===== design/flow/run.sh =====
#!/bin/bash
# the make line also repeats each setting of config.mk as NAME=value (left out here)
make -C /OpenROAD-flow-scripts/flow DESIGN_CONFIG=/design/flow/config.mk WORK_HOME=/design/flow/orfs CLKGATE_MAP_FILE= finish

===== design/flow/config.mk =====
export PLATFORM = sky130hd
export DESIGN_NAME = lcd_driver_top
export DESIGN_NICKNAME = lcd_driver_top
export VERILOG_FILES = /design/flow/design.v
export SDC_FILE = /design/flow/constraint.sdc
export NUM_CORES = 4
export LEC_CHECK = 0
export CAP_MARGIN = 20
export CELL_PAD_IN_SITES_DETAIL_PLACEMENT = 0
export CELL_PAD_IN_SITES_GLOBAL_PLACEMENT = 1
export CORE_ASPECT_RATIO = 0.98
export CORE_MARGIN = 2
export CORE_UTILIZATION = 40
export MAX_ROUTING_LAYER = met4
export MIN_ROUTING_LAYER = met2
export SLEW_MARGIN = 20
export TNS_END_PERCENT = 40

===== design/flow/constraint.sdc =====
create_clock -name core_clock -period 10.0 [get_ports {clk}]
set_input_delay 2.0000 -clock core_clock [delete_from_list [all_inputs] [get_ports {clk}]]
set_output_delay 2.0000 -clock core_clock [all_outputs]
set_load 0.01 [all_outputs]

===== design/flow/design.v =====
module data_source (
    input wire clk,
    input wire rst_n,
    output reg fifo_write_valid,
    output reg [8:0] fifo_write_data,
    input wire fifo_write_ready,
    output reg lcd_resetn
);
localparam MAX_CMDS = 69;
reg [8:0] init_cmd[MAX_CMDS:0];
localparam INIT_RESET   = 4'd0;
localparam INIT_PREPARE = 4'd1;
localparam INIT_WAKEUP  = 4'd2;
localparam INIT_SNOOZE  = 4'd3;
localparam INIT_WORKING = 4'd4;
localparam SEND_PIXEL_H = 4'd5;
localparam SEND_PIXEL_L = 4'd6;
localparam FRAME_DONE   = 4'd7;
localparam CNT_100MS = 32'd2700000;
localparam CNT_120MS = 32'd3240000;
localparam CNT_200MS = 32'd5400000;
reg [3:0] init_state;
reg [6:0] cmd_index;
reg [31:0] delay_cnt;
reg [15:0] pixel_cnt;
reg [15:0] pixel_data;
reg [3:0] frame_cmd_index;
localparam LCD_WIDTH = 240;
localparam LCD_HEIGHT = 135;
localparam PIXEL_COUNT = LCD_WIDTH * LCD_HEIGHT;
localparam COLOR_BLUE  = 16'h001F;
localparam COLOR_GREEN = 16'h07E0;
localparam COLOR_RED   = 16'hF800;
localparam CMD_CASET = 9'h02A;
localparam CMD_RASET = 9'h02B;
localparam CMD_RAMWR = 9'h02C;
initial begin
    init_cmd[0] = 9'h036;
    init_cmd[1] = 9'h170;
    init_cmd[2] = 9'h03A;
    init_cmd[3] = 9'h105;
    init_cmd[4] = 9'h0B2;
    init_cmd[5] = 9'h10C;
    init_cmd[6] = 9'h10C;
    init_cmd[7] = 9'h100;
    init_cmd[8] = 9'h133;
    init_cmd[9] = 9'h133;
    init_cmd[10] = 9'h0B7;
    init_cmd[11] = 9'h135;
    init_cmd[12] = 9'h0BB;
    init_cmd[13] = 9'h119;
    init_cmd[14] = 9'h0C0;
    init_cmd[15] = 9'h12C;
    init_cmd[16] = 9'h0C2;
    init_cmd[17] = 9'h101;
    init_cmd[18] = 9'h0C3;
    init_cmd[19] = 9'h112;
    init_cmd[20] = 9'h0C4;
    init_cmd[21] = 9'h120;
    init_cmd[22] = 9'h0C6;
    init_cmd[23] = 9'h10F;
    init_cmd[24] = 9'h0D0;
    init_cmd[25] = 9'h1A4;
    init_cmd[26] = 9'h1A1;
    init_cmd[27] = 9'h0E0;
    init_cmd[28] = 9'h1D0;
    init_cmd[29] = 9'h104;
    init_cmd[30] = 9'h10D;
    init_cmd[31] = 9'h111;
    init_cmd[32] = 9'h113;
    init_cmd[33] = 9'h12B;
    init_cmd[34] = 9'h13F;
    init_cmd[35] = 9'h154;
    init_cmd[36] = 9'h14C;
    init_cmd[37] = 9'h118;
    init_cmd[38] = 9'h10D;
    init_cmd[39] = 9'h10B;
    init_cmd[40] = 9'h11F;
    init_cmd[41] = 9'h123;
    init_cmd[42] = 9'h0E1;
    init_cmd[43] = 9'h1D0;
    init_cmd[44] = 9'h104;
    init_cmd[45] = 9'h10C;
    init_cmd[46] = 9'h111;
    init_cmd[47] = 9'h113;
    init_cmd[48] = 9'h12C;
    init_cmd[49] = 9'h13F;
    init_cmd[50] = 9'h144;
    init_cmd[51] = 9'h151;
    init_cmd[52] = 9'h12F;
    init_cmd[53] = 9'h11F;
    init_cmd[54] = 9'h11F;
    init_cmd[55] = 9'h120;
    init_cmd[56] = 9'h123;
    init_cmd[57] = 9'h021;
    init_cmd[58] = 9'h029;
    init_cmd[59] = 9'h02A;
    init_cmd[60] = 9'h100;
    init_cmd[61] = 9'h128;
    init_cmd[62] = 9'h101;
    init_cmd[63] = 9'h117;
    init_cmd[64] = 9'h02B;
    init_cmd[65] = 9'h100;
    init_cmd[66] = 9'h135;
    init_cmd[67] = 9'h100;
    init_cmd[68] = 9'h1BB;
    init_cmd[69] = 9'h02C;
end
always @(posedge clk or negedge rst_n) begin
    if (!rst_n) begin
        init_state <= INIT_RESET;
        cmd_index <= 0;
        delay_cnt <= 0;
        pixel_cnt <= 0;
        pixel_data <= 0;
        frame_cmd_index <= 0;
        lcd_resetn <= 0;
        fifo_write_valid <= 0;
        fifo_write_data <= 0;
    end else begin
        fifo_write_valid <= 0;
        case (init_state)
            INIT_RESET: begin
                lcd_resetn <= 0;
                if (delay_cnt == CNT_100MS) begin
                    delay_cnt <= 0;
                    init_state <= INIT_PREPARE;
                    lcd_resetn <= 1;
                end else begin
                    delay_cnt <= delay_cnt + 1;
                end
            end
            INIT_PREPARE: begin
                if (delay_cnt == CNT_200MS) begin
                    delay_cnt <= 0;
                    init_state <= INIT_WAKEUP;
                end else begin
                    delay_cnt <= delay_cnt + 1;
                end
            end
            INIT_WAKEUP: begin
                if (fifo_write_ready && !fifo_write_valid) begin
                    fifo_write_valid <= 1;
                    fifo_write_data <= 9'h011;
                    init_state <= INIT_SNOOZE;
                end
            end
            INIT_SNOOZE: begin
                if (delay_cnt == CNT_120MS) begin
                    delay_cnt <= 0;
                    cmd_index <= 0;
                    init_state <= INIT_WORKING;
                end else begin
                    delay_cnt <= delay_cnt + 1;
                end
            end
            INIT_WORKING: begin
                if (cmd_index <= MAX_CMDS) begin
                    if (fifo_write_ready && !fifo_write_valid) begin
                        fifo_write_valid <= 1;
                        fifo_write_data <= init_cmd[cmd_index];
                        cmd_index <= cmd_index + 1;
                    end
                end else begin
                    init_state <= SEND_PIXEL_H;
                    pixel_cnt <= 0;
                end
            end
            SEND_PIXEL_H: begin
                if (pixel_cnt < PIXEL_COUNT) begin
                    if (pixel_cnt < (PIXEL_COUNT / 3))
                        pixel_data <= COLOR_BLUE;
                    else if (pixel_cnt < (PIXEL_COUNT * 2 / 3))
                        pixel_data <= COLOR_GREEN;
                    else
                        pixel_data <= COLOR_RED;
                    if (fifo_write_ready && !fifo_write_valid) begin
                        fifo_write_valid <= 1;
                        fifo_write_data <= {1'b1, pixel_data[15:8]};
                        init_state <= SEND_PIXEL_L;
                    end
                end else begin
                    init_state <= FRAME_DONE;
                    frame_cmd_index <= 0;
                end
            end
            SEND_PIXEL_L: begin
                if (fifo_write_ready && !fifo_write_valid) begin
                    fifo_write_valid <= 1;
                    fifo_write_data <= {1'b1, pixel_data[7:0]};
                    pixel_cnt <= pixel_cnt + 1;
                    init_state <= SEND_PIXEL_H;
                end
            end
            FRAME_DONE: begin
                if (fifo_write_ready && !fifo_write_valid) begin
                    fifo_write_valid <= 1;
                    case (frame_cmd_index)
                        4'd0: fifo_write_data <= CMD_CASET;
                        4'd1: fifo_write_data <= 9'h100;
                        4'd2: fifo_write_data <= 9'h128;
                        4'd3: fifo_write_data <= 9'h101;
                        4'd4: fifo_write_data <= 9'h117;
                        4'd5: fifo_write_data <= CMD_RASET;
                        4'd6: fifo_write_data <= 9'h100;
                        4'd7: fifo_write_data <= 9'h135;
                        4'd8: fifo_write_data <= 9'h100;
                        4'd9: fifo_write_data <= 9'h1BB;
                        4'd10: fifo_write_data <= CMD_RAMWR;
                    endcase
                    if (frame_cmd_index == 4'd10) begin
                        frame_cmd_index <= 0;
                        pixel_cnt <= 0;
                        init_state <= SEND_PIXEL_H;
                    end else begin
                        frame_cmd_index <= frame_cmd_index + 1;
                    end
                end
            end
            default: init_state <= INIT_RESET;
        endcase
    end
end
endmodule
module fifo #(
    parameter DEPTH = 16,
    parameter WIDTH = 9
) (
    input wire clk,
    input wire rst_n,
    input wire read_ready,
    output wire read_valid,
    output reg [WIDTH-1:0] read_data,
    output wire write_ready,
    input wire write_valid,
    input wire [WIDTH-1:0] write_data
);
localparam PTR_BITS = $clog2(DEPTH);
reg [WIDTH-1:0] data [DEPTH-1:0];
reg [PTR_BITS:0] wr_ptr, rd_ptr;
wire [PTR_BITS:0] n = wr_ptr - rd_ptr;
integer i;
always @(posedge clk or negedge rst_n) begin
    if (!rst_n) begin
        for (i = 0; i < DEPTH; i = i + 1) begin
            data[i] <= 0;
        end
        wr_ptr <= 0;
        rd_ptr <= 0;
        read_data <= 0;
    end else begin
        if (write_valid && write_ready) begin
            data[wr_ptr[PTR_BITS-1:0]] <= write_data;
            wr_ptr <= wr_ptr + 1;
        end
        if (read_valid && read_ready) begin
            read_data <= data[rd_ptr[PTR_BITS-1:0]];
            rd_ptr <= rd_ptr + 1;
        end
    end
end
assign read_valid = (n != 0);
assign write_ready = (n != DEPTH);
endmodule
module serializer(
    input clk,
    input rst_n,
    input fifo_valid,         
    input [8:0] fifo_data,   
    output fifo_read_ready,   
    output reg CS,          
    output reg SCLK,       
    output reg D_C,          
    output reg SDA          
);
    localparam IDLE  = 2'd0;
    localparam LOAD  = 2'd1;
    localparam SHIFT = 2'd2;
    localparam DONE  = 2'd3;
    reg [1:0] state;
    reg [7:0] shift_reg;  
    reg [2:0] crt;   
    assign fifo_read_ready = (state == IDLE);
    always @(posedge clk or negedge rst_n) begin
        if (!rst_n) begin
            state     <= IDLE;
            shift_reg <= 8'd0;
            crt   <= 0;
            CS        <= 1;  
            SCLK      <= 0;
            D_C       <= 0;
            SDA       <= 0;
        end else begin
            case (state)
                IDLE: begin
                    CS   <= 1;
                    SCLK <= 0;
                    if (fifo_valid) begin
                        state <= LOAD;
                    end
                end
                LOAD: begin
                    D_C       <= fifo_data[8];  
                    shift_reg <= fifo_data[7:0];
                    crt <= 3'd7;  
                    CS        <= 0;  
                    state     <= SHIFT;
                end
                SHIFT: begin                 
                    if (SCLK == 0) begin
                        SCLK <= 1;
                        SDA  <= shift_reg[crt];
                    end else begin
                        SCLK <= 0;
                        if (crt == 0)
                            state <= DONE;
                        else
                            crt <= crt - 1;
                    end
                end
                DONE: begin
                    CS    <= 1; 
                    state <= IDLE;
                end
                default: state <= IDLE;
            endcase
        end
    end
endmodule
module lcd_driver_top (
    input  wire clk,
    input  wire rst_n,
    output wire lcd_resetn,
    output wire lcd_cs,
    output wire lcd_dc,
    output wire lcd_sclk,
    output wire lcd_sda
);
wire ds_fifo_write_valid;
wire [8:0] ds_fifo_write_data;
wire ds_fifo_write_ready;
wire fifo_serial_read_valid;
wire [8:0] fifo_serial_read_data;
wire fifo_serial_read_ready;
data_source data_source_inst (
    .clk(clk),
    .rst_n(rst_n),
    .fifo_write_valid(ds_fifo_write_valid),
    .fifo_write_data(ds_fifo_write_data),
    .fifo_write_ready(ds_fifo_write_ready),
    .lcd_resetn(lcd_resetn)
);
fifo #(
    .DEPTH(16),
    .WIDTH(9)
) fifo_inst (
    .clk(clk),
    .rst_n(rst_n),
    .read_ready(fifo_serial_read_ready),
    .read_valid(fifo_serial_read_valid),
    .read_data(fifo_serial_read_data),
    .write_ready(ds_fifo_write_ready),
    .write_valid(ds_fifo_write_valid),
    .write_data(ds_fifo_write_data)
);
serializer serializer_inst (
    .clk(clk),
    .rst_n(rst_n),
    .fifo_valid(fifo_serial_read_valid),
    .fifo_data(fifo_serial_read_data),
    .fifo_read_ready(fifo_serial_read_ready),
    .CS(lcd_cs),
    .SCLK(lcd_sclk),
    .D_C(lcd_dc),
    .SDA(lcd_sda)
);
endmodule

==> results of run 1 <==
[layout make-up]
type	count	share of cell area [%]
Tap cell	448	3.66
Inverter	31	0.761
Sequential cell	263	43.0
Clock buffer	41	5.57
Antenna cell	1	0.0164
Timing Repair Buffer	18	1.10
Clock inverter	10	0.597
Multi-Input combinational cell	919	45.3
[metrics by stage]
| stage | power (mW) | instance area, um2 |
|---|---|---|
| floorplan | 1.08 | 14000 |
| global placement | 1.11 | 14300 |
| detailed placement | 1.11 | 14300 |
| CTS | 2.18 | 15300 |
| global route | 2.23 | 15300 |
| finish | 2.17 | 15300 |
[metal layers]
metal	global-route usage [%]	vias to the layer above
met5	-	-
met4	4.17	0
met3	48.4	260
met2	37.9	4061
met1	-	5080
li1	-	4720
==> flow_metrics.env, run 1 <==
# yosys + openroad results
export IMPL_cts_hold_buf=0
export IMPL_aoi_share_pct=15.9
export IMPL_slew_headroom_pct=33.8
export IMPL_worstPathRequired_ns=10.46
export IMPL_cp_num_buf_inv=2
export IMPL_whs_path_depth=1
export IMPL_topCellsByArea="dfrtp_1 (47%), mux2_2 (13%), nand2_1 (2.4%)"
export IMPL_route_detailed_drc=0
export IMPL_powerComb_uw=22.9
export IMPL_timing_fmax_mhz=256
export IMPL_crit_path_end_kind="flop"
export IMPL_wl_per_cell_um=22.9
export IMPL_most_common_cell="dfrtp_1"
export IMPL_p_clk_mw=1.08
export IMPL_slowest_delay_ns=0.71
export IMPL_finalSetupViolations=0
export IMPL_largest_area_cell="dfrtp_1"
export IMPL_synthesis_area_mm2=0.0140
export IMPL_cts_buffers=30
export IMPL_viasPerCell=8.16
export IMPL_ys_seq_share_pct=47.2
export IMPL_period_minus_slack_ns=3.90
export IMPL_die_area_mm2=0.0364
export IMPL_top_logic_kind="AND-OR/OR-AND gates"
export IMPL_seqCellArea_mm2=0.00659
export IMPL_startpoint="fifo_inst.rd_ptr[2]$_DFFE_PN0P_"
export IMPL_grt_overflow=0
export IMPL_synth_cells_most_frequent="dfrtp_1 (260), mux2_2 (155), nand2_1 (91), clkbuf_1 (69), o21ai_0 (68)"
export IMPL_p_sw_uw=490
export IMPL_row_count=67
export IMPL_wirelength_um=39700
export IMPL_drt_iter0_markers=1872
export IMPL_area_growth_pct=9.59
export IMPL_warnings=48
export IMPL_synth_top_area_share_pct=46.6
export IMPL_top_layer="met4"
export IMPL_worstPathCellList="buf_4 -> inv_1 -> ha_1 -> and3b_1 -> o211ai_1 -> a211oi_2 -> nor4_2 -> nand2_2 -> mux2_1"
export IMPL_hpwl_um=24600
export IMPL_clkSinkCount=263
export IMPL_switching_share_pct=22.6
export IMPL_dieHeight_um=189
export IMPL_grt_pass1_wl_um=62300
export IMPL_p_clk_share_pct=49.9
export IMPL_place_gp_congestion=0.893
export IMPL_startpoint_type="flop"
export IMPL_ys_area_mm2=0.0140
export IMPL_final_nets=1292
export IMPL_cts_max_path_buffers=3
export IMPL_simple_gate_share_pct=14.7
export IMPL_coreArea_mm2=0.0343
export IMPL_clkTransAtPathRegs_ns=0.06
export IMPL_power_leakage_nw=6.98
export IMPL_io_pin_count=7
export IMPL_worstReg2RegEnd="fifo_inst.data[0][7]$_DFFE_PN0P_"
export IMPL_holdPathEnd="data_source_inst.delay_cnt[31]$_DFFE_PN0P_"
export IMPL_cpLargestDelayFamily="simple AND/OR/NAND/NOR gates"
export IMPL_ys_sh_adder_pct=2.42
export IMPL_edf_count=0
export IMPL_drtAntennaViolNets=0
export IMPL_fp_util_pct=40.7
export IMPL_hp_start="data_source_inst.delay_cnt[31]$_DFFE_PN0P_"
export IMPL_yosysUniqueCellTypes=86
export IMPL_netlist_instances=1301
export IMPL_outcome="no timing/DRC/antenna violations"
export IMPL_dp_cells=1679
export IMPL_htreeDepth=1
export IMPL_p_per_area_mw_per_mm2=142
export IMPL_grt_max_degree=160
export IMPL_finalSetupTns_ns=0
export IMPL_seq_power_share_pct=49.0
export IMPL_vdd_ir_drop_max_v=0.000158
export IMPL_p_int_mw=1.68
export IMPL_syn_avg_cell_area_um2=10.7
export IMPL_rsz0062_at_grt="no"
export IMPL_wl_met2_um=19800
export IMPL_finalMaxSlewViolations=0
export IMPL_async_flop_share_pct=100
export IMPL_reg2reg_from="fifo_inst.rd_ptr[2]$_DFFE_PN0P_"
export IMPL_cts_root_buffer="clkbuf_16"
export IMPL_grtUsageTotal_pct=34.3
export IMPL_worst_path_stages=9
export IMPL_ctsResizeCount=0
export IMPL_synth_nets=1330
export IMPL_arrival_ns=4.36
export IMPL_wl_met1_um=0
export IMPL_fin_ws_ns=6.10
export IMPL_vias=14100
export IMPL_hold_path_class="reg -> reg"
export IMPL_routed_wl_met3_um=17800
export IMPL_yosys_cells=1301
export IMPL_die_x_um=193
export IMPL_clock_latency_late_pin_ns=0.58
export IMPL_worstSetupPathType="reg -> reg"
export IMPL_tritoncts="yes"
export IMPL_ys_flop_type="dfrtp_1"
export IMPL_pg_seq_mw=1.06
export IMPL_fin_cells=1731
export IMPL_period_used_pct=39.0
export IMPL_comb_area_mm2=0.00692
export IMPL_setup_worst_path_end="fifo_inst.data[0][7]$_DFFE_PN0P_"
export IMPL_clock_skew_ns=0.0192
export IMPL_postLayoutCoreUtil_pct=44.6
export IMPL_ys_flops=263
export IMPL_dp_slack_ns=6.19
export IMPL_drt_pass1_iterations=6
export IMPL_ys_sh_xor_pct=2.55
export IMPL_combPwrFrac_pct=1.1
export IMPL_portBuffers=6
export IMPL_whs_ns=0.468
export IMPL_tightest_slew_ns=0.994
export IMPL_power_top_group="the clock network"
export IMPL_timing_max_cap_violations=0
export IMPL_post_cts_buffers=0
export IMPL_crit_path_top_delay_cell="nor4_2"
export IMPL_yosysWarnings=4
export IMPL_r2r_cells=9
export IMPL_first_global_vias=15800
export IMPL_ys_sh_mux_pct=13.9
export IMPL_path_max_fanout=35
export IMPL_antenna_found_initial=0
export IMPL_nFillCells=3234
export IMPL_r2r_slack_ns=6.10
export IMPL_hold_viol=0
==> inputs of run 2 (changes only) <==
CELL_PAD_IN_SITES_DETAIL_PLACEMENT = not set   (was 0)
CELL_PAD_IN_SITES_GLOBAL_PLACEMENT = 2   (was 1)
CORE_ASPECT_RATIO = not set   (was 0.98)
CORE_UTILIZATION = 15   (was 40)
CTS_CLUSTER_SIZE = 82   (was not set)
GPL_TIMING_DRIVEN = 0   (was not set)
HOLD_SLACK_MARGIN = 0.08   (was not set)
MAX_ROUTING_LAYER = not set   (was met4)
MIN_ROUTING_LAYER = not set   (was met2)
PLACE_DENSITY = 0.48   (was not set)
SETUP_SLACK_MARGIN = 0.87   (was not set)
TNS_END_PERCENT = not set   (was 40)
clock period = 3.91 ns   (was 10.0 ns; I/O delays follow)
==> run 2 against run 1 <==
Still clean on timing, DRC and antenna; wire length grew 27%; worst setup slack worse by 5.3 ns; sequential share of layout area decreased by 6.2 points; global-route usage down 24 points; critical endpoint is now fifo_inst.data[14][2]$_DFFE_PN0P_; highest routed layer unchanged.
==> flow_metrics.env, run 2 <==
# yosys + openroad results
export IMPL_route_detailed_drc=0
export IMPL_drtAntennaViolNets=0
export IMPL_num_antenna_cells=0
export IMPL_rsz0062_at_grt="yes"
export IMPL_timing_max_cap_violations=0
export IMPL_whs_ns=0.468
export IMPL_grt_pass1_wl_um=76500
export IMPL_top_logic_kind="AND-OR/OR-AND gates"
export IMPL_die_area_mm2=0.0955
export IMPL_tritoncts="yes"
export IMPL_yosysUniqueCellTypes=86
export IMPL_fp_util_pct=15.2
export IMPL_async_flop_share_pct=100
export IMPL_warnings=44
export IMPL_first_global_vias=11400
export IMPL_powerComb_uw=67.9
export IMPL_fin_ws_ns=0.785
export IMPL_startpoint="fifo_inst.rd_ptr[2]$_DFFE_PN0P_"
export IMPL_aoi_share_pct=15.9
export IMPL_clock_latency_late_pin_ns=0.60
export IMPL_p_per_area_mw_per_mm2=320
export IMPL_holdPathEnd="data_source_inst.delay_cnt[31]$_DFFE_PN0P_"
export IMPL_combPwrFrac_pct=1.2
export IMPL_hp_start="data_source_inst.delay_cnt[31]$_DFFE_PN0P_"
export IMPL_timing_fmax_mhz=320
export IMPL_power_leakage_nw=7.91
export IMPL_path_max_fanout=8
export IMPL_area_growth_pct=28.1
export IMPL_viasPerCell=4.20
export IMPL_worstPathRequired_ns=4.39
export IMPL_crit_path_top_delay_cell="or4_4"
export IMPL_finalMaxSlewViolations=0
export IMPL_io_pin_count=7
export IMPL_p_clk_mw=2.94
export IMPL_finalSetupViolations=0
export IMPL_outcome="no timing/DRC/antenna violations"
export IMPL_synth_cells_most_frequent="dfrtp_1 (260), mux2_2 (155), nand2_1 (91), clkbuf_1 (69), o21ai_0 (68)"
export IMPL_worstReg2RegEnd="fifo_inst.data[14][2]$_DFFE_PN0P_"
export IMPL_grt_max_degree=94
export IMPL_synthesis_area_mm2=0.0140
export IMPL_hold_path_class="reg -> reg"
export IMPL_synth_nets=1330
export IMPL_setup_worst_path_end="fifo_inst.data[14][2]$_DFFE_PN0P_"
export IMPL_edf_count=0
export IMPL_cpLargestDelayFamily="simple AND/OR/NAND/NOR gates"
export IMPL_topCellsByArea="dfrtp_1 (47%), mux2_2 (13%), nand2_1 (2.4%)"
export IMPL_switching_share_pct=22.5
export IMPL_vias=11100
export IMPL_whs_path_depth=1
export IMPL_antenna_found_initial=0
export IMPL_dieHeight_um=309
export IMPL_cts_root_buffer="clkbuf_16"
export IMPL_portBuffers=6
export IMPL_place_gp_congestion=0.753
export IMPL_power_top_group="the clock network"
export IMPL_ys_flops=263
export IMPL_grt_overflow=0
export IMPL_yosys_cells=1301
export IMPL_ys_flop_type="dfrtp_1"
export IMPL_tightest_slew_ns=0.947
export IMPL_hpwl_um=32700
export IMPL_clkTransAtPathRegs_ns=0.06
export IMPL_cts_buffers=29
export IMPL_clock_skew_ns=0.0387
export IMPL_dp_cells=2553
export IMPL_p_sw_mw=1.29
export IMPL_worstSetupPathType="reg -> reg"
export IMPL_reg2reg_from="fifo_inst.rd_ptr[2]$_DFFE_PN0P_"
export IMPL_dp_slack_ns=-0.171
export IMPL_fin_cells=2649
export IMPL_wirelength_um=50600
export IMPL_crit_path_end_kind="flop"
export IMPL_die_x_um=309
export IMPL_startpoint_type="flop"
export IMPL_r2r_slack_ns=0.78
export IMPL_slew_headroom_pct=36.8
export IMPL_pg_seq_mw=2.72
export IMPL_p_int_mw=4.44
export IMPL_coreArea_mm2=0.0919
export IMPL_arrival_ns=3.60
export IMPL_ys_sh_adder_pct=2.42
export IMPL_period_minus_slack_ns=3.13
export IMPL_final_nets=1414
export IMPL_simple_gate_share_pct=14.7
export IMPL_ys_sh_mux_pct=13.9
export IMPL_syn_avg_cell_area_um2=10.7
export IMPL_cp_num_buf_inv=5
export IMPL_yosysWarnings=4
export IMPL_ys_seq_share_pct=47.2
export IMPL_placed_area_mm2=0.0157
export IMPL_worst_path_stages=12
export IMPL_netlist_instances=1301
export IMPL_cts_max_path_buffers=3
export IMPL_r2r_cells=12
export IMPL_row_count=111
export IMPL_vdd_ir_drop_max_v=0.000375
export IMPL_synth_top_area_share_pct=46.6
export IMPL_postLayoutCellArea_mm2=0.0179
export IMPL_seq_power_share_pct=47.5
export IMPL_worstPathCellList="clkbuf_8 -> inv_6 -> clkbuf_16 -> ha_4 -> a21o_1 -> or4_4 -> a211o_4 -> and3_4 -> buf_12 -> buf_16 -> nand3_4 -> mux2_4"
export IMPL_ys_area_mm2=0.0140
export IMPL_postLayoutCoreUtil_pct=19.5
export IMPL_largest_area_cell="dfrtp_1"
export IMPL_slowest_delay_ns=0.50
export IMPL_hold_viol=0
export IMPL_totalPowerFinal_mw=5.73
export IMPL_htreeDepth=1
export IMPL_period_used_pct=79.9
export IMPL_most_common_cell="dfrtp_1"
export IMPL_ys_sh_xor_pct=2.55
export IMPL_drt_pass1_iterations=8
export IMPL_clkSinkCount=263
export IMPL_grtUsageTotal_pct=10.5
export IMPL_drt_iter0_markers=719
export IMPL_nFillCells=10100
export IMPL_finalSetupTns_ns=0
export IMPL_p_clk_share_pct=51.3
export IMPL_wl_per_cell_um=19.1
## run 2: repair_timing
item | CTS | global route
hold buffers | 1 | 0
hold endpoints to repair | 29 | 0
endpoints found under the setup margin | 214 | 186
cloned | 11 | 3
resized | 132 | 63
pin swaps | 11 | 9
buffers inserted | 25 | 4
## run 2: area by class of cell
type	count	area (um2)	share of cell area (%)
Tap cell	1243	1560	8.69
Clock inverter	14	195	1.09
Timing Repair Buffer	42	507	2.83
Buffer	88	462	2.58
Sequential cell	263	6590	36.8
Multi-Input combinational cell	930	7650	42.8
Clock buffer	38	800	4.47
Inverter	31	128	0.713
## run 2: per-layer routing
| layer | routed length [um] | vias up | track usage (%) |
|---|---|---|---|
| met5 | 0 | - | 0 |
| met4 | 1580 | 0 | 3.10 |
| met3 | 2170 | 76 | 1.74 |
| met2 | 23100 | 259 | 16.9 |
| met1 | 23700 | 5727 | 14.3 |
| li1 | - | 5072 | - |
==> inputs of run 3 (changes only) <==
CELL_PAD_IN_SITES_DETAIL_PLACEMENT = 0   (was not set)
CELL_PAD_IN_SITES_GLOBAL_PLACEMENT = 0   (was 2)
CORE_UTILIZATION = 72   (was 15)
CTS_CLUSTER_SIZE = 51   (was 82)
GPL_ROUTABILITY_DRIVEN = 0   (was not set)
GPL_TIMING_DRIVEN = not set   (was 0)
HOLD_SLACK_MARGIN = not set   (was 0.08)
MIN_ROUTING_LAYER = met1   (was not set)
PLACE_DENSITY = not set   (was 0.48)
PLACE_DENSITY_LB_ADDON = 0.0   (was not set)
SETUP_SLACK_MARGIN = 0.84   (was 0.87)
SLEW_MARGIN = 35   (was 20)
clock period = 2.9 ns   (was 3.91 ns; I/O delays follow)
==> run 3 against run 2 <==
The run now fails in 5_1_grt; synthesized cell count unchanged; synthesized area unchanged; die size decreased by 79%.
==> flow_metrics.env, run 3 <==
# physical design summary
export IMPL_ys_sh_mux_pct=13.9
export IMPL_most_common_cell="dfrtp_1"
export IMPL_die_x_um=143
export IMPL_syn_avg_cell_area_um2=10.7
export IMPL_stop_error="[ERROR DPL-0038] Utilization greater than 100%, impossible to legalize"
export IMPL_fp_util_pct=73.9
export IMPL_largest_area_cell="dfrtp_1"
export IMPL_yosysUniqueCellTypes=86
export IMPL_synth_nets=1330
export IMPL_portBuffers=6
export IMPL_dieHeight_um=143
export IMPL_outcome="did not finish"
export IMPL_ys_seq_share_pct=47.2
export IMPL_htreeDepth=1
export IMPL_ys_area_mm2=0.0140
export IMPL_hpwl_um=23300
export IMPL_coreArea_mm2=0.0189
export IMPL_synthesis_area_mm2=0.0140
export IMPL_cts_max_path_buffers=3
export IMPL_cts_hold_buf=0
export IMPL_cts_root_buffer="clkbuf_16"
export IMPL_aoi_share_pct=15.9
export IMPL_ys_flop_type="dfrtp_1"
export IMPL_synth_cells_most_frequent="dfrtp_1 (260), mux2_2 (155), nand2_1 (91), clkbuf_1 (69), o21ai_0 (68)"
export IMPL_yosys_cells=1301
export IMPL_io_pin_count=7
export IMPL_topCellsByArea="dfrtp_1 (47%), mux2_2 (13%), nand2_1 (2.4%)"
export IMPL_row_count=50
export IMPL_yosysWarnings=4
export IMPL_clkSinkCount=263
export IMPL_netlist_instances=1301
export IMPL_die_area_mm2=0.0205
export IMPL_ys_sh_xor_pct=2.55
export IMPL_cts_buffers=27
export IMPL_synth_top_area_share_pct=46.6
export IMPL_async_flop_share_pct=100
export IMPL_simple_gate_share_pct=14.7
export IMPL_top_logic_kind="AND-OR/OR-AND gates"
export IMPL_edf_count=0
export IMPL_ys_sh_adder_pct=2.42
export IMPL_lastStage="5_1_grt"
export IMPL_ys_flops=263
run 3: through the flow:
stage	cell area [um2]	util (%)	worst slack [ns]	std cells
3_3_place_gp	14700	77.6	0.117	1531
3_5_place_dp	14700	77.7	0.00462	1531
2_1_floorplan	14300	-	-0.00945	1301
4_1_cts	17300	91.4	0.155	1674
run 3: repair_timing:
action / CTS
resized: 197
endpoints found under the setup margin: 233
cloned: 19
pin swaps: 60
buffers inserted: 79
==> inputs of run 4 (changes only) <==
CAP_MARGIN = 5   (was 20)
CELL_PAD_IN_SITES_DETAIL_PLACEMENT = not set   (was 0)
CELL_PAD_IN_SITES_GLOBAL_PLACEMENT = not set   (was 0)
CORE_UTILIZATION = 69   (was 72)
CTS_CLUSTER_DIAMETER = 355   (was not set)
CTS_CLUSTER_SIZE = 31   (was 51)
GPL_ROUTABILITY_DRIVEN = not set   (was 0)
HOLD_SLACK_MARGIN = -0.1   (was not set)
MIN_ROUTING_LAYER = not set   (was met1)
PLACE_DENSITY_LB_ADDON = not set   (was 0.0)
SETUP_SLACK_MARGIN = not set   (was 0.84)
SLEW_MARGIN = 20   (was 35)
clock period = 5.56 ns   (was 2.9 ns; I/O delays follow)
==> run 4 against run 3 <==
The run now finishes clean; synthesized area stayed put; die size is 4.2% higher; synthesized cell count stayed put.
==> flow_metrics.env, run 4 <==
# yosys + openroad results
export IMPL_outcome="no timing/DRC/antenna violations"
export IMPL_synth_cells_most_frequent="dfrtp_1 (260), mux2_2 (155), nand2_1 (91), clkbuf_1 (69), o21ai_0 (68)"
export IMPL_crit_path_end_kind="flop"
export IMPL_area_growth_pct=3.73
export IMPL_switching_share_pct=21.4
export IMPL_setup_worst_path_end="data_source_inst.pixel_cnt[15]$_DFFE_PN0P_"
export IMPL_most_common_cell="dfrtp_1"
export IMPL_vias=10400
export IMPL_row_count=52
export IMPL_worstPathRequired_ns=5.99
export IMPL_clkSinkCount=263
export IMPL_dp_slack_ns=1.91
export IMPL_worstReg2RegEnd="data_source_inst.pixel_cnt[15]$_DFFE_PN0P_"
export IMPL_ys_flops=263
export IMPL_hold_viol=0
export IMPL_power_top_group="sequential cells"
export IMPL_timing_max_cap_violations=0
export IMPL_slowest_delay_ns=0.77
export IMPL_clock_skew_ns=0.0263
export IMPL_die_x_um=146
export IMPL_warnings=46
export IMPL_cts_root_buffer="clkbuf_16"
export IMPL_largest_area_cell="dfrtp_1"
export IMPL_place_gp_congestion=0.910
export IMPL_r2r_slack_ns=1.87
export IMPL_reg2reg_from="data_source_inst.cmd_index[1]$_DFFE_PN0P_"
export IMPL_viasPerCell=6.82
export IMPL_worstPathCellList="inv_1 -> ha_1 -> nand2b_1 -> o2111ai_1 -> nand4_1 -> or4_1 -> or3_1 -> a21oi_1"
export IMPL_fin_ws_ns=1.87
export IMPL_num_antenna_cells=0
export IMPL_dieHeight_um=146
export IMPL_grt_pass1_wl_um=54700
export IMPL_ctsResizeCount=0
export IMPL_top_logic_kind="AND-OR/OR-AND gates"
export IMPL_p_sw_uw=641
export IMPL_async_flop_share_pct=100
export IMPL_wirelength_um=33500
export IMPL_timing_fmax_mhz=271
export IMPL_worst_path_stages=8
export IMPL_slew_headroom_pct=27.8
export IMPL_vdd_ir_drop_max_v=0.000217
export IMPL_startpoint_type="flop"
export IMPL_worstSetupPathType="reg -> reg"
export IMPL_cpLargestDelayFamily="simple AND/OR/NAND/NOR gates"
export IMPL_die_area_mm2=0.0214
export IMPL_aoi_share_pct=15.9
export IMPL_portBuffers=6
export IMPL_cts_hold_buf=0
export IMPL_topCellsByArea="dfrtp_1 (47%), mux2_2 (13%), nand2_1 (2.4%)"
export IMPL_rsz0062_at_grt="no"
export IMPL_placed_area_mm2=0.0141
export IMPL_syn_avg_cell_area_um2=10.7
export IMPL_power_leakage_nw=6.68
export IMPL_yosys_cells=1301
export IMPL_period_minus_slack_ns=3.69
export IMPL_cp_num_buf_inv=1
export IMPL_nFillCells=1503
export IMPL_tritoncts="yes"
export IMPL_tightest_slew_ns=1.08
export IMPL_period_used_pct=66.4
export IMPL_fp_util_pct=69.7
export IMPL_combPwrFrac_pct=1.3
export IMPL_clkTransAtPathRegs_ns=0.12
export IMPL_ys_area_mm2=0.0140
export IMPL_whs_path_depth=1
export IMPL_wl_per_cell_um=22.0
export IMPL_edf_count=0
export IMPL_finalMaxSlewViolations=0
export IMPL_ys_sh_xor_pct=2.55
export IMPL_ys_seq_share_pct=47.2
export IMPL_io_pin_count=7
export IMPL_crit_path_top_delay_cell="or4_1"
export IMPL_seq_power_share_pct=63.8
export IMPL_synthesis_area_mm2=0.0140
export IMPL_finalSetupTns_ns=0
export IMPL_r2r_cells=8
export IMPL_grt_overflow=0
export IMPL_grtUsageTotal_pct=31.7
export IMPL_coreArea_mm2=0.0200
export IMPL_synth_nets=1330
export IMPL_p_clk_mw=1.05
export IMPL_grt_max_degree=128
export IMPL_startpoint="data_source_inst.cmd_index[1]$_DFFE_PN0P_"
export IMPL_finalSetupViolations=0
export IMPL_drt_iter0_markers=903
export IMPL_antenna_found_initial=0
export IMPL_p_per_area_mw_per_mm2=207
export IMPL_clock_latency_late_pin_ns=0.50
export IMPL_pg_seq_mw=1.91
export IMPL_hp_start="data_source_inst.delay_cnt[31]$_DFFE_PN0P_"
export IMPL_yosysUniqueCellTypes=86
export IMPL_cts_max_path_buffers=3
export IMPL_drtAntennaViolNets=0
export IMPL_hold_path_class="reg -> reg"
export IMPL_p_int_mw=2.36
export IMPL_cts_buffers=12
export IMPL_route_detailed_drc=0
export IMPL_simple_gate_share_pct=14.7
export IMPL_ys_sh_adder_pct=2.42
export IMPL_synth_top_area_share_pct=46.6
export IMPL_ys_sh_mux_pct=13.9
export IMPL_hpwl_um=22200
export IMPL_p_clk_share_pct=34.9
export IMPL_first_global_vias=10100
export IMPL_postLayoutCoreUtil_pct=72.3
export IMPL_whs_ns=0.478
export IMPL_netlist_instances=1301
export IMPL_final_nets=1275
export IMPL_postLayoutCellArea_mm2=0.0145
export IMPL_drt_pass1_iterations=6
export IMPL_arrival_ns=4.12
export IMPL_htreeDepth=1
export IMPL_yosysWarnings=4
export IMPL_holdPathEnd="data_source_inst.delay_cnt[31]$_DFFE_PN0P_"
export IMPL_powerComb_uw=38.5
export IMPL_ys_flop_type="dfrtp_1"
export IMPL_path_max_fanout=24
export IMPL_post_cts_buffers=0
run 4: stage by stage:
stage / power (mW) / instances
6_report: 3.00 / 1520
5_1_grt: 3.08 / 1520
4_1_cts: 3.02 / 1520
3_5_place_dp: 1.99 / 1502
3_3_place_gp: 1.99 / 1502
2_1_floorplan: 1.95 / 1301
run 4: cell type report:
cell class | instances | area, um2 | share of cell area [%]
clock buffer | 17 | 340 | 2.35
clock inverter | 1 | 16.3 | 0.112
inverter | 31 | 116 | 0.804
multi-input combinational | 919 | 6910 | 47.7
sequential | 263 | 6590 | 45.5
tap | 270 | 338 | 2.33
timing repair buffer | 19 | 175 | 1.21
run 4: layer usage:
layer	track usage (%)	part of all wire [%]	up-vias
met1	45.6	44	5226
li1	-	-	4721
met4	10.6	3.3	0
met2	51.2	47	345
met3	3.59	5.3	67
met5	0	0	-
==> inputs of run 5 (changes only) <==
CAP_MARGIN = 20   (was 5)
CORE_UTILIZATION = 68   (was 69)
CTS_CLUSTER_DIAMETER = not set   (was 355)
HOLD_SLACK_MARGIN = not set   (was -0.1)
SETUP_SLACK_MARGIN = 0.72   (was not set)
clock period = 4.04 ns   (was 5.56 ns; I/O delays follow)
==> run 5 against run 4 <==
Sequential power up 38%; worst setup slack lost 1.1 ns; critical path depth grew 1; global-route usage increased by 1.6 points; design area rose by 4.8%; highest routed layer unchanged; clock power rose to 2.5 times the previous value; core utilization up 3.0 points; total power up 78%; synthesized cell count did not move; sequential cell count unchanged.
==> flow_metrics.env, run 5 <==
# yosys + openroad results
export IMPL_hold_viol=0
export IMPL_most_common_cell="dfrtp_1"
export IMPL_hpwl_um=23200
export IMPL_combPwrFrac_pct=1.0
export IMPL_drtAntennaViolNets=0
export IMPL_ys_seq_share_pct=47.2
export IMPL_worstPathRequired_ns=4.47
export IMPL_power_top_group="the clock network"
export IMPL_startpoint="fifo_inst.rd_ptr[3]$_DFFE_PN0P_"
export IMPL_clock_latency_late_pin_ns=0.55
export IMPL_slew_headroom_pct=24.0
export IMPL_timing_max_cap_violations=0
export IMPL_worstSetupPathType="reg -> reg"
export IMPL_cp_num_buf_inv=2
export IMPL_num_antenna_cells=0
export IMPL_ys_sh_xor_pct=2.55
export IMPL_crit_path_top_delay_cell="a211o_2"
export IMPL_post_cts_buffers=0
export IMPL_cts_max_path_buffers=3
export IMPL_viasPerCell=6.79
export IMPL_startpoint_type="flop"
export IMPL_drt_iter0_markers=995
export IMPL_grt_pass1_wl_um=57600
export IMPL_grt_overflow=0
export IMPL_rsz0062_at_grt="no"
export IMPL_syn_avg_cell_area_um2=10.7
export IMPL_first_global_vias=10400
export IMPL_setup_worst_path_end="fifo_inst.data[13][4]$_DFFE_PN0P_"
export IMPL_top_logic_kind="AND-OR/OR-AND gates"
export IMPL_yosysUniqueCellTypes=86
export IMPL_topCellsByArea="dfrtp_1 (47%), mux2_2 (13%), nand2_1 (2.4%)"
export IMPL_ys_flop_type="dfrtp_1"
export IMPL_hold_path_class="in -> async"
export IMPL_ys_area_mm2=0.0140
export IMPL_wl_per_cell_um=22.8
export IMPL_place_gp_congestion=0.903
export IMPL_arrival_ns=3.69
export IMPL_p_sw_mw=1.09
export IMPL_p_clk_mw=2.66
export IMPL_period_minus_slack_ns=3.26
export IMPL_async_flop_share_pct=100
export IMPL_finalMaxSlewViolations=0
export IMPL_clkSinkCount=263
export IMPL_synthesis_area_mm2=0.0140
export IMPL_period_used_pct=80.7
export IMPL_drt_pass1_iterations=6
export IMPL_htreeDepth=1
export IMPL_p_int_mw=4.26
export IMPL_synth_cells_most_frequent="dfrtp_1 (260), mux2_2 (155), nand2_1 (91), clkbuf_1 (69), o21ai_0 (68)"
export IMPL_worst_path_stages=9
export IMPL_portBuffers=6
export IMPL_seq_power_share_pct=49.3
export IMPL_antenna_found_initial=0
export IMPL_dieHeight_um=147
export IMPL_cpLargestDelayFamily="simple AND/OR/NAND/NOR gates"
export IMPL_ctsResizeCount=0
export IMPL_p_per_area_mw_per_mm2=352
export IMPL_clock_skew_ns=0.0214
export IMPL_die_area_mm2=0.0217
export IMPL_slowest_delay_ns=0.45
export IMPL_ys_sh_adder_pct=2.42
export IMPL_yosysWarnings=4
export IMPL_cts_root_buffer="clkbuf_16"
export IMPL_grtUsageTotal_pct=33.3
export IMPL_finalSetupViolations=0
export IMPL_coreArea_mm2=0.0202
export IMPL_die_x_um=147
export IMPL_io_pin_count=7
export IMPL_clkTransAtPathRegs_ns=0.06
export IMPL_tightest_slew_ns=1.14
export IMPL_tritoncts="yes"
export IMPL_totalPowerFinal_mw=5.35
export IMPL_row_count=52
export IMPL_grt_max_degree=113
export IMPL_r2r_slack_ns=0.78
export IMPL_simple_gate_share_pct=14.7
export IMPL_ys_flops=263
export IMPL_final_nets=1303
export IMPL_largest_area_cell="dfrtp_1"
export IMPL_p_clk_share_pct=49.7
export IMPL_area_growth_pct=8.68
export IMPL_r2r_cells=9
export IMPL_outcome="no timing/DRC/antenna violations"
export IMPL_reg2reg_from="fifo_inst.rd_ptr[3]$_DFFE_PN0P_"
export IMPL_finalSetupTns_ns=0
export IMPL_worstPathCellList="inv_1 -> buf_4 -> ha_1 -> xor3_1 -> or4_4 -> a211o_2 -> and3_4 -> nand3_4 -> mux2_2"
export IMPL_timing_fmax_mhz=307
export IMPL_yosys_cells=1301
export IMPL_wirelength_um=35600
export IMPL_ys_sh_mux_pct=13.9
export IMPL_vias=10600
export IMPL_fp_util_pct=69.2
export IMPL_aoi_share_pct=15.9
export IMPL_path_max_fanout=15
export IMPL_whs_ns=0.337
export IMPL_edf_count=0
export IMPL_synth_nets=1330
export IMPL_route_detailed_drc=0
export IMPL_crit_path_end_kind="flop"
export IMPL_synth_top_area_share_pct=46.6
export IMPL_netlist_instances=1301
export IMPL_worstReg2RegEnd="fifo_inst.data[13][4]$_DFFE_PN0P_"
export IMPL_warnings=46
export IMPL_cts_buffers=29
export IMPL_vdd_ir_drop_max_v=0.000337
export IMPL_switching_share_pct=20.4
export IMPL_pg_seq_mw=2.64
export IMPL_cts_hold_buf=0
export IMPL_powerComb_uw=55.9
export IMPL_power_leakage_nw=7.05
-- run 5: through the flow --
stage | cell area, um2 | std cells | worst slack, ns | util [%]
CTS | 15200 | 1562 | 0.766 | 75.1
global route | 15200 | 1563 | 0.724 | 75.2
global placement | 14200 | 1512 | 0.880 | 70.4
floorplan | 14000 | 1301 | 0.765 | -
finish | 15200 | 1563 | 0.779 | 75.2
detailed placement | 14200 | 1512 | 0.779 | 70.4
-- run 5: area by class of cell --
cell class                      instances  area (um2)
Clock buffer                           37         786
Clock inverter                         13         169
Fill cell                            1412        5000
Inverter                               31         116
Multi-Input combinational cell        920        6930
Sequential cell                       263        6590
Tap cell                              270         338
Timing Repair Buffer                   29         250
-- run 5: metal layers --
| layer | vias to the layer above | GRT usage [%] | wire [um] |
|---|---|---|---|
| met5 | - | 0 | 0 |
| met4 | 0 | 12.6 | 1250 |
| met3 | 82 | 4.25 | 2100 |
| met2 | 388 | 53.8 | 17100 |
| met1 | 5345 | 46.7 | 15100 |
| li1 | 4804 | - | - |
==> inputs of run 6 (changes only) <==
CAP_MARGIN = 30   (was 20)
CELL_PAD_IN_SITES_DETAIL_PLACEMENT = 1   (was not set)
CELL_PAD_IN_SITES_GLOBAL_PLACEMENT = 1   (was not set)
CORE_ASPECT_RATIO = 0.73   (was not set)
CORE_UTILIZATION = 40   (was 68)
CTS_CLUSTER_SIZE = not set   (was 31)
SETUP_SLACK_MARGIN = not set   (was 0.72)
TNS_END_PERCENT = 55   (was not set)
clock period = 10.0 ns   (was 4.04 ns; I/O delays follow)
==> run 6 against run 5 <==
Still clean on timing, DRC and antenna; via count shrank 1.3%; worst setup slack gained 5.4 ns; global-route usage shrank 11 points; count of clock-buffer cells in the layout grew 6.
==> flow_metrics.env, run 6 <==
# yosys + openroad results
export IMPL_p_sw_uw=474
export IMPL_grt_max_degree=155
export IMPL_finalSetupTns_ns=0
export IMPL_tritoncts="yes"
export IMPL_num_antenna_cells=0
export IMPL_totalPowerFinal_mw=2.16
export IMPL_ys_flops=263
export IMPL_cts_max_path_buffers=3
export IMPL_outcome="no timing/DRC/antenna violations"
export IMPL_synth_nets=1330
export IMPL_path_max_fanout=35
export IMPL_switching_share_pct=22.0
export IMPL_worst_path_stages=9
export IMPL_ys_area_mm2=0.0140
export IMPL_fp_util_pct=40.6
export IMPL_portBuffers=6
export IMPL_crit_path_top_delay_cell="a21oi_4"
export IMPL_synth_top_area_share_pct=46.6
export IMPL_aoi_share_pct=15.9
export IMPL_period_minus_slack_ns=3.86
export IMPL_reg2reg_from="fifo_inst.rd_ptr[2]$_DFFE_PN0P_"
export IMPL_largest_area_cell="dfrtp_1"
export IMPL_synth_cells_most_frequent="dfrtp_1 (260), mux2_2 (155), nand2_1 (91), clkbuf_1 (69), o21ai_0 (68)"
export IMPL_p_per_area_mw_per_mm2=141
export IMPL_dieHeight_um=164
export IMPL_async_flop_share_pct=100
export IMPL_cts_hold_buf=0
export IMPL_worstReg2RegEnd="data_source_inst.pixel_cnt[6]$_DFFE_PN0P_"
export IMPL_wl_per_cell_um=23.3
export IMPL_yosysUniqueCellTypes=86
export IMPL_area_growth_pct=9.79
export IMPL_worstPathCellList="buf_4 -> inv_1 -> ha_1 -> and3b_1 -> or4_4 -> a211o_2 -> a21oi_4 -> or2_2 -> o311ai_0"
export IMPL_clkTransAtPathRegs_ns=0.06
export IMPL_vdd_ir_drop_max_v=0.000128
export IMPL_rsz0062_at_grt="no"
export IMPL_arrival_ns=4.29
export IMPL_whs_path_depth=1
export IMPL_finalSetupViolations=0
export IMPL_cp_num_buf_inv=2
export IMPL_synthesis_area_mm2=0.0140
export IMPL_combPwrFrac_pct=1.0
export IMPL_timing_max_cap_violations=0
export IMPL_grt_pass1_wl_um=64500
export IMPL_ys_sh_adder_pct=2.42
export IMPL_r2r_slack_ns=6.14
export IMPL_topCellsByArea="dfrtp_1 (47%), mux2_2 (13%), nand2_1 (2.4%)"
export IMPL_route_detailed_drc=0
export IMPL_power_leakage_nw=7.00
export IMPL_timing_fmax_mhz=259
export IMPL_tightest_slew_ns=1.01
export IMPL_first_global_vias=10500
export IMPL_edf_count=0
export IMPL_hold_path_class="reg -> reg"
export IMPL_r2r_cells=9
export IMPL_cts_buffers=30
export IMPL_vias=10500
export IMPL_warnings=46
export IMPL_clkSinkCount=263
export IMPL_ys_sh_xor_pct=2.55
export IMPL_netlist_instances=1301
export IMPL_crit_path_end_kind="flop"
export IMPL_grtUsageTotal_pct=22.7
export IMPL_period_used_pct=38.6
export IMPL_most_common_cell="dfrtp_1"
export IMPL_ys_seq_share_pct=47.2
export IMPL_slew_headroom_pct=33.0
export IMPL_ys_flop_type="dfrtp_1"
export IMPL_p_clk_mw=1.07
export IMPL_ctsResizeCount=0
export IMPL_cts_root_buffer="clkbuf_16"
export IMPL_setup_worst_path_end="data_source_inst.pixel_cnt[6]$_DFFE_PN0P_"
export IMPL_p_clk_share_pct=49.6
export IMPL_ys_sh_mux_pct=13.9
export IMPL_drtAntennaViolNets=0
export IMPL_viasPerCell=6.02
export IMPL_dp_cells=1684
export IMPL_io_pin_count=7
export IMPL_place_gp_congestion=0.796
export IMPL_syn_avg_cell_area_um2=10.7
export IMPL_p_int_mw=1.68
export IMPL_coreArea_mm2=0.0344
export IMPL_drt_iter0_markers=905
export IMPL_cpLargestDelayFamily="AND-OR/OR-AND gates"
export IMPL_power_top_group="the clock network"
export IMPL_yosys_cells=1301
export IMPL_grt_overflow=0
export IMPL_die_x_um=223
export IMPL_holdPathEnd="data_source_inst.delay_cnt[31]$_DFFE_PN0P_"
export IMPL_simple_gate_share_pct=14.7
export IMPL_finalMaxSlewViolations=0
export IMPL_seq_power_share_pct=49.4
export IMPL_hp_start="data_source_inst.delay_cnt[31]$_DFFE_PN0P_"
export IMPL_top_logic_kind="AND-OR/OR-AND gates"
export IMPL_antenna_found_initial=0
export IMPL_htreeDepth=1
export IMPL_pg_seq_mw=1.06
export IMPL_fin_cells=1740
export IMPL_post_cts_buffers=0
export IMPL_clock_skew_ns=0.0207
export IMPL_worstSetupPathType="reg -> reg"
export IMPL_row_count=58
export IMPL_drt_pass1_iterations=9
export IMPL_hold_viol=0
export IMPL_die_area_mm2=0.0364
export IMPL_hpwl_um=26900
export IMPL_clock_latency_late_pin_ns=0.57
export IMPL_yosysWarnings=4
export IMPL_startpoint_type="flop"
export IMPL_startpoint="fifo_inst.rd_ptr[2]$_DFFE_PN0P_"
export IMPL_worstPathRequired_ns=10.42
export IMPL_slowest_delay_ns=0.60
export IMPL_final_nets=1296
export IMPL_powerComb_uw=21.9
export IMPL_wirelength_um=40500
run 6: through the flow:
step / setup slack [ns] / hold WS [ns] / utilization (%) / instance area, um2
6_report: 6.14 / 0.472 / 44.6 / 15300
5_1_grt: 5.95 / 0.488 / 44.6 / 15300
4_1_cts: 6.15 / 0.477 / 44.5 / 15300
3_5_place_dp: 6.16 / 0.467 / 41.8 / 14400
3_3_place_gp: 6.25 / 0.459 / 41.7 / 14400
2_1_floorplan: 6.72 / 0.439 / - / 14000
run 6: area by class of cell:
| class | instances | area [um2] |
|---|---|---|
| fill | 3707 | 19100 |
| multi-input combinational | 919 | 6910 |
| sequential | 263 | 6590 |
| clock buffer | 43 | 850 |
| tap | 450 | 563 |
| timing repair buffer | 22 | 196 |
| inverter | 31 | 116 |
| clock inverter | 12 | 106 |
run 6: routing by layer:
layer  GRT usage, %  wire length [um]  share of wire [%]  vias to the layer above
li1               -                 -                  -                     4811
met3           3.17              1970                4.9                       35
met2           33.5             17100                 42                      219
met1           35.7             21000                 52                     5411
met4           3.14               505                1.2                        0
met5              0                 0                  0                        -
==> inputs of run 7 (changes only) <==
ABC_AREA = 1   (was not set)
CAP_MARGIN = 20   (was 30)
CELL_PAD_IN_SITES_DETAIL_PLACEMENT = not set   (was 1)
CELL_PAD_IN_SITES_GLOBAL_PLACEMENT = 0   (was 1)
CORE_ASPECT_RATIO = not set   (was 0.73)
CORE_UTILIZATION = 52   (was 40)
CTS_CLUSTER_SIZE = 38   (was not set)
MAX_ROUTING_LAYER = met4   (was not set)
MIN_ROUTING_LAYER = met2   (was not set)
PLACE_DENSITY = 0.81   (was not set)
SETUP_SLACK_MARGIN = -0.72   (was not set)
SLEW_MARGIN = 35   (was 20)
TNS_END_PERCENT = 65   (was 55)
==> run 7 against run 6 <==
Still clean; wire length is 2.5% lower; worst hold slack worse by 0.0018 ns; core utilization up 13 points; sequential share of layout area fell by 1.1 points; maximum frequency up 6.7%; worst setup slack better by 0.24 ns; synthesized cell count up 50%; die size decreased by 20%; combinational power grew 7%; largest cell class unchanged; largest power group unchanged.
==> flow_metrics.env, run 7 <==
# yosys + openroad results
export IMPL_outcome="no timing/DRC/antenna violations"
export IMPL_die_x_um=171
export IMPL_cts_max_path_buffers=3
export IMPL_synth_cells_most_frequent="nand2_1 (691), dfrtp_1 (260), nor2_1 (175), inv_1 (146), nand3_1 (135)"
export IMPL_r2r_cells=10
export IMPL_power_top_group="the clock network"
export IMPL_tritoncts="yes"
export IMPL_whs_ns=0.471
export IMPL_final_nets=1954
export IMPL_synthesis_area_mm2=0.0144
export IMPL_wirelength_um=39500
export IMPL_startpoint="serializer_inst.CS$_DFFE_PN1P_"
export IMPL_ctsResizeCount=0
export IMPL_nFillCells=2521
export IMPL_viasPerCell=7.83
export IMPL_timing_max_cap_violations=0
export IMPL_crit_path_top_delay_cell="dfstp_2"
export IMPL_htreeDepth=1
export IMPL_cpLargestDelayFamily="flip-flops"
export IMPL_seq_power_share_pct=47.8
export IMPL_grt_overflow=0
export IMPL_tightest_slew_ns=1.01
export IMPL_worst_path_stages=1
export IMPL_area_growth_pct=9.00
export IMPL_period_minus_slack_ns=3.62
export IMPL_vias=18200
export IMPL_top_logic_kind="simple AND/OR/NAND/NOR gates"
export IMPL_path_max_fanout=2
export IMPL_yosysWarnings=4
export IMPL_post_cts_buffers=0
export IMPL_comb_area_mm2=0.00696
export IMPL_hold_path_class="reg -> reg"
export IMPL_yosys_cells=1946
export IMPL_netlist_instances=1946
export IMPL_warnings=44
export IMPL_slew_headroom_pct=32.3
export IMPL_pg_seq_mw=1.06
export IMPL_num_antenna_cells=0
export IMPL_ys_area_mm2=0.0144
export IMPL_reg2reg_from="fifo_inst.rd_ptr[3]$_DFFE_PN0P_"
export IMPL_drt_pass1_iterations=41
export IMPL_whs_path_depth=1
export IMPL_portBuffers=6
export IMPL_clkSinkCount=263
export IMPL_antenna_found_initial=0
export IMPL_finalMaxSlewViolations=0
export IMPL_finalSetupTns_ns=0
export IMPL_grt_max_degree=143
export IMPL_ys_seq_share_pct=45.6
export IMPL_worstPathRequired_ns=8.00
export IMPL_ys_flop_type="dfrtp_1"
export IMPL_cts_hold_buf=0
export IMPL_die_area_mm2=0.0291
export IMPL_worstReg2RegEnd="fifo_inst.data[13][8]$_DFFE_PN0P_"
export IMPL_row_count=61
export IMPL_p_int_mw=1.74
export IMPL_vdd_ir_drop_max_v=0.000131
export IMPL_grtUsageTotal_pct=43.2
export IMPL_p_per_area_mw_per_mm2=141
export IMPL_synth_top_area_share_pct=45.0
export IMPL_totalPowerFinal_mw=2.23
export IMPL_r2r_slack_ns=6.94
export IMPL_arrival_ns=1.62
export IMPL_syn_avg_cell_area_um2=7.42
export IMPL_crit_path_end_kind="output port"
export IMPL_async_flop_share_pct=100
export IMPL_yosysUniqueCellTypes=46
export IMPL_p_clk_share_pct=51.1
export IMPL_hold_viol=0
export IMPL_most_common_cell="nand2_1"
export IMPL_aoi_share_pct=10.2
export IMPL_timing_fmax_mhz=276
export IMPL_clock_latency_late_pin_ns=0.57
export IMPL_coreArea_mm2=0.0276
export IMPL_simple_gate_share_pct=33.4
export IMPL_ys_sh_mux_pct=0
export IMPL_dieHeight_um=171
export IMPL_worstPathCellList="clkdlybuf4s50_1"
export IMPL_rsz0062_at_grt="no"
export IMPL_drtAntennaViolNets=0
export IMPL_edf_count=0
export IMPL_io_pin_count=7
export IMPL_ys_flops=263
export IMPL_worstSetupPathType="reg -> out"
export IMPL_seqCellArea_mm2=0.00659
export IMPL_clock_skew_ns=0.0192
export IMPL_finalSetupViolations=0
export IMPL_p_clk_mw=1.14
export IMPL_drt_iter0_markers=4307
export IMPL_wl_per_cell_um=17.0
export IMPL_power_leakage_nw=7.46
export IMPL_combPwrFrac_pct=1.1
export IMPL_setup_worst_path_end="lcd_cs"
export IMPL_grt_pass1_wl_um=64500
export IMPL_clkTransAtPathRegs_ns=0.06
export IMPL_postLayoutCoreUtil_pct=57.1
export IMPL_hp_start="serializer_inst.state[3]$_DFF_PN0_"
export IMPL_ys_sh_adder_pct=2.34
export IMPL_cp_num_buf_inv=1
export IMPL_powerComb_uw=23.5
export IMPL_route_detailed_drc=0
export IMPL_cts_root_buffer="clkbuf_16"
export IMPL_cts_buffers=29
export IMPL_first_global_vias=18900
export IMPL_place_gp_congestion=0.957
export IMPL_slowest_delay_ns=0.52
export IMPL_fp_util_pct=52.4
export IMPL_p_sw_uw=485
export IMPL_period_used_pct=36.2
export IMPL_largest_area_cell="dfrtp_1"
export IMPL_switching_share_pct=21.8
export IMPL_hpwl_um=26200
export IMPL_startpoint_type="flop"
export IMPL_holdPathEnd="serializer_inst.CS$_DFFE_PN1P_"
export IMPL_ys_sh_xor_pct=2.06
export IMPL_topCellsByArea="dfrtp_1 (45%), nand2_1 (18%), nand3_1 (4.7%)"
export IMPL_synth_nets=1975
run 7: per-stage QoR:
step	instances	setup slack (ns)	area (um2)
after floorplan	1946	7.47	14400
after global placement	2271	6.52	14700
after detailed placement	2272	6.50	14700
after CTS	2326	6.37	15700
after global routing	2326	6.35	15700
final	2326	6.38	15700
run 7: final cells by class:
class / instances / area share, %
Sequential cell: 263 / 41.8
Clock buffer: 39 / 5.17
Inverter: 157 / 3.74
Timing Repair Buffer: 11 / 0.858
Clock inverter: 15 / 1.22
Tap cell: 378 / 3.00
Multi-Input combinational cell: 1463 / 44.2
run 7: metal layers:
| metal | global-route usage (%) | wire (um) |
|---|---|---|
| met5 | - | 0 |
| met4 | 11.3 | 5070 |
| met3 | 53.7 | 15500 |
| met2 | 50.3 | 19000 |
| met1 | - | 0 |
==> inputs of run 8 (changes only) <==
ABC_AREA = not set   (was 1)
CAP_MARGIN = 25   (was 20)
CELL_PAD_IN_SITES_DETAIL_PLACEMENT = 2   (was not set)
CELL_PAD_IN_SITES_GLOBAL_PLACEMENT = 2   (was 0)
CORE_ASPECT_RATIO = 0.81   (was not set)
CORE_MARGIN = 9   (was 2)
CORE_UTILIZATION = 40   (was 52)
CTS_CLUSTER_SIZE = 41   (was 38)
GPL_ROUTABILITY_DRIVEN = 0   (was not set)
GPL_TIMING_DRIVEN = 0   (was not set)
PLACE_DENSITY = not set   (was 0.81)
SETUP_SLACK_MARGIN = -0.34   (was -0.72)
TNS_END_PERCENT = not set   (was 65)
clock period = 3.45 ns   (was 10.0 ns; I/O delays follow)
==> run 8 against run 7 <==
Now fails the layout checks on negative setup slack; combinational power increased to 3.5 times the previous value; first-iteration DRC count down 42%; design area increased by 0.39%; non-clock buffer count is 87 higher; total power grew to 3.0 times the previous value; synthesized area shrank 3.3%; register-to-register slack lost 7.3 ns; die size rose by 44%; core utilization is 11 points lower; sequential share of layout area decreased by 0.14 points; final cell count shrank 22%; synthesized cell count shrank 33%; largest cell class unchanged.
==> flow_metrics.env, run 8 <==
# yosys + openroad results
export IMPL_edf_count=0
export IMPL_hp_start="data_source_inst.delay_cnt[31]$_DFFE_PN0P_"
export IMPL_ys_flop_type="dfrtp_1"
export IMPL_antenna_found_initial=0
export IMPL_placed_area_mm2=0.0147
export IMPL_ys_sh_xor_pct=2.55
export IMPL_row_count=61
export IMPL_path_max_fanout=10
export IMPL_reg2reg_from="fifo_inst.rd_ptr[1]$_DFFE_PN0P_"
export IMPL_finalSetupTns_ns=-10.52
export IMPL_comb_area_mm2=0.00697
export IMPL_combPwrFrac_pct=1.3
export IMPL_die_x_um=226
export IMPL_startpoint_type="flop"
export IMPL_r2r_slack_ns=-0.34
export IMPL_ys_area_mm2=0.0140
export IMPL_worst_path_stages=8
export IMPL_cts_buffers=30
export IMPL_outcome="finished with violations"
export IMPL_tightest_slew_ns=0.966
export IMPL_totalPowerFinal_mw=6.57
export IMPL_largest_area_cell="dfrtp_1"
export IMPL_fin_ws_ns=-0.344
export IMPL_synth_nets=1330
export IMPL_tritoncts="yes"
export IMPL_hpwl_um=34100
export IMPL_clock_skew_ns=0.0342
export IMPL_cts_max_path_buffers=3
export IMPL_clock_latency_late_pin_ns=0.61
export IMPL_holdPathEnd="data_source_inst.delay_cnt[31]$_DFFE_PN0P_"
export IMPL_vdd_ir_drop_max_v=0.000420
export IMPL_p_clk_share_pct=51.8
export IMPL_worstSetupPathType="reg -> reg"
export IMPL_dieHeight_um=186
export IMPL_num_antenna_cells=0
export IMPL_io_pin_count=7
export IMPL_setup_worst_path_end="fifo_inst.read_data[2]$_DFFE_PN0P_"
export IMPL_p_clk_mw=3.40
export IMPL_cp_num_buf_inv=3
export IMPL_vias=15400
export IMPL_worstPathCellList="inv_1 -> ha_1 -> clkbuf_1 -> clkbuf_1 -> a222oi_1 -> o21ai_0 -> a221oi_1 -> a41oi_1"
export IMPL_power_leakage_nw=7.17
export IMPL_viasPerCell=8.50
export IMPL_p_per_area_mw_per_mm2=416
export IMPL_switching_share_pct=23.1
export IMPL_drtAntennaViolNets=0
export IMPL_ys_seq_share_pct=47.2
export IMPL_finalMaxSlewViolations=0
export IMPL_wirelength_um=52100
export IMPL_async_flop_share_pct=100
export IMPL_yosys_cells=1301
export IMPL_crit_path_top_delay_cell="clkbuf_1"
export IMPL_p_int_mw=5.05
export IMPL_pg_seq_mw=3.08
export IMPL_hold_viol=0
export IMPL_top_logic_kind="AND-OR/OR-AND gates"
export IMPL_nFillCells=3537
export IMPL_power_top_group="the clock network"
export IMPL_die_area_mm2=0.0420
export IMPL_startpoint="fifo_inst.rd_ptr[1]$_DFFE_PN0P_"
export IMPL_wl_per_cell_um=28.8
export IMPL_period_used_pct=110
export IMPL_ys_sh_adder_pct=2.42
export IMPL_wl_met2_um=25300
export IMPL_seq_power_share_pct=46.9
export IMPL_synthesis_area_mm2=0.0140
export IMPL_p_sw_mw=1.52
export IMPL_whs_path_depth=1
export IMPL_slowest_delay_ns=0.77
export IMPL_worst_path_most_repeated_cell="clkbuf_1"
export IMPL_synth_cells_most_frequent="dfrtp_1 (260), mux2_2 (155), nand2_1 (91), clkbuf_1 (69), o21ai_0 (68)"
export IMPL_ys_sh_mux_pct=13.9
export IMPL_fp_util_pct=40.6
export IMPL_area_growth_pct=13.2
export IMPL_topCellsByArea="dfrtp_1 (47%), mux2_2 (13%), nand2_1 (2.4%)"
export IMPL_wl_met1_um=0
export IMPL_grt_pass1_wl_um=80700
export IMPL_yosysUniqueCellTypes=86
export IMPL_grt_overflow=0
export IMPL_cpLargestDelayFamily="buffers and inverters"
export IMPL_slew_headroom_pct=35.6
export IMPL_hold_path_class="reg -> reg"
export IMPL_cts_root_buffer="clkbuf_16"
export IMPL_check_failures="negative setup slack"
export IMPL_clkTransAtPathRegs_ns=0.06
export IMPL_r2r_cells=8
export IMPL_most_common_cell="dfrtp_1"
export IMPL_warnings=44
export IMPL_ys_flops=263
export IMPL_powerComb_uw=83.4
export IMPL_route_detailed_drc=0
export IMPL_routed_wl_met3_um=23200
export IMPL_grtUsageTotal_pct=40.1
export IMPL_crit_path_end_kind="flop"
export IMPL_drt_pass1_iterations=6
export IMPL_timing_max_cap_violations=0
export IMPL_clkSinkCount=263
export IMPL_finalSetupViolations=112
export IMPL_aoi_share_pct=15.9
export IMPL_final_nets=1372
export IMPL_timing_fmax_mhz=264
export IMPL_worstPathRequired_ns=3.94
export IMPL_period_minus_slack_ns=3.79
export IMPL_postLayoutCellArea_mm2=0.0158
export IMPL_yosysWarnings=4
export IMPL_first_global_vias=18500
export IMPL_simple_gate_share_pct=14.7
export IMPL_htreeDepth=1
export IMPL_synth_top_area_share_pct=46.6
export IMPL_dp_slack_ns=-1.05
export IMPL_arrival_ns=4.29
export IMPL_seqCellArea_mm2=0.00659
export IMPL_syn_avg_cell_area_um2=10.7
export IMPL_worstReg2RegEnd="fifo_inst.read_data[2]$_DFFE_PN0P_"
export IMPL_grt_max_degree=68
export IMPL_netlist_instances=1301
export IMPL_coreArea_mm2=0.0343
export IMPL_drt_iter0_markers=2486
export IMPL_top_layer="met4"
export IMPL_portBuffers=6
[run 8: area by class of cell]
cell class              count  area share (%)
clock buffers              48            5.49
well taps                 441            3.49
inverters                  31           0.784
repair buffers             15            1.36
plain buffers              83            2.14
flip-flops and latches    263            41.7
clock inverters             8           0.926
multi-input cells         919            44.1
[run 8: per-layer routing]
metal	up-vias	track usage, %
met3	430	54.6
met5	-	-
li1	4879	-
met1	5235	-
met4	0	4.29
met2	4823	45.2
[run 8: what timing repair did]
action / CTS / global route
hold endpoints to repair: 14 / 0
resized: 5 / 17
hold buffers: 1 / 0
setup buffers: 2 / 2
setup endpoints to repair: 196 / 128
[run 8: stage by stage]
step / instances / util (%) / hold slack [ns]
5_1_grt: 1808 / 46.0 / 0.498
3_5_place_dp: 1752 / 42.8 / 0.463
6_report: 1808 / 46.0 / 0.478
4_1_cts: 1808 / 45.9 / 0.477
2_1_floorplan: 1301 / - / 0.394
3_3_place_gp: 1748 / 42.4 / 0.460
Power is estimated from default activity; no workload was simulated.
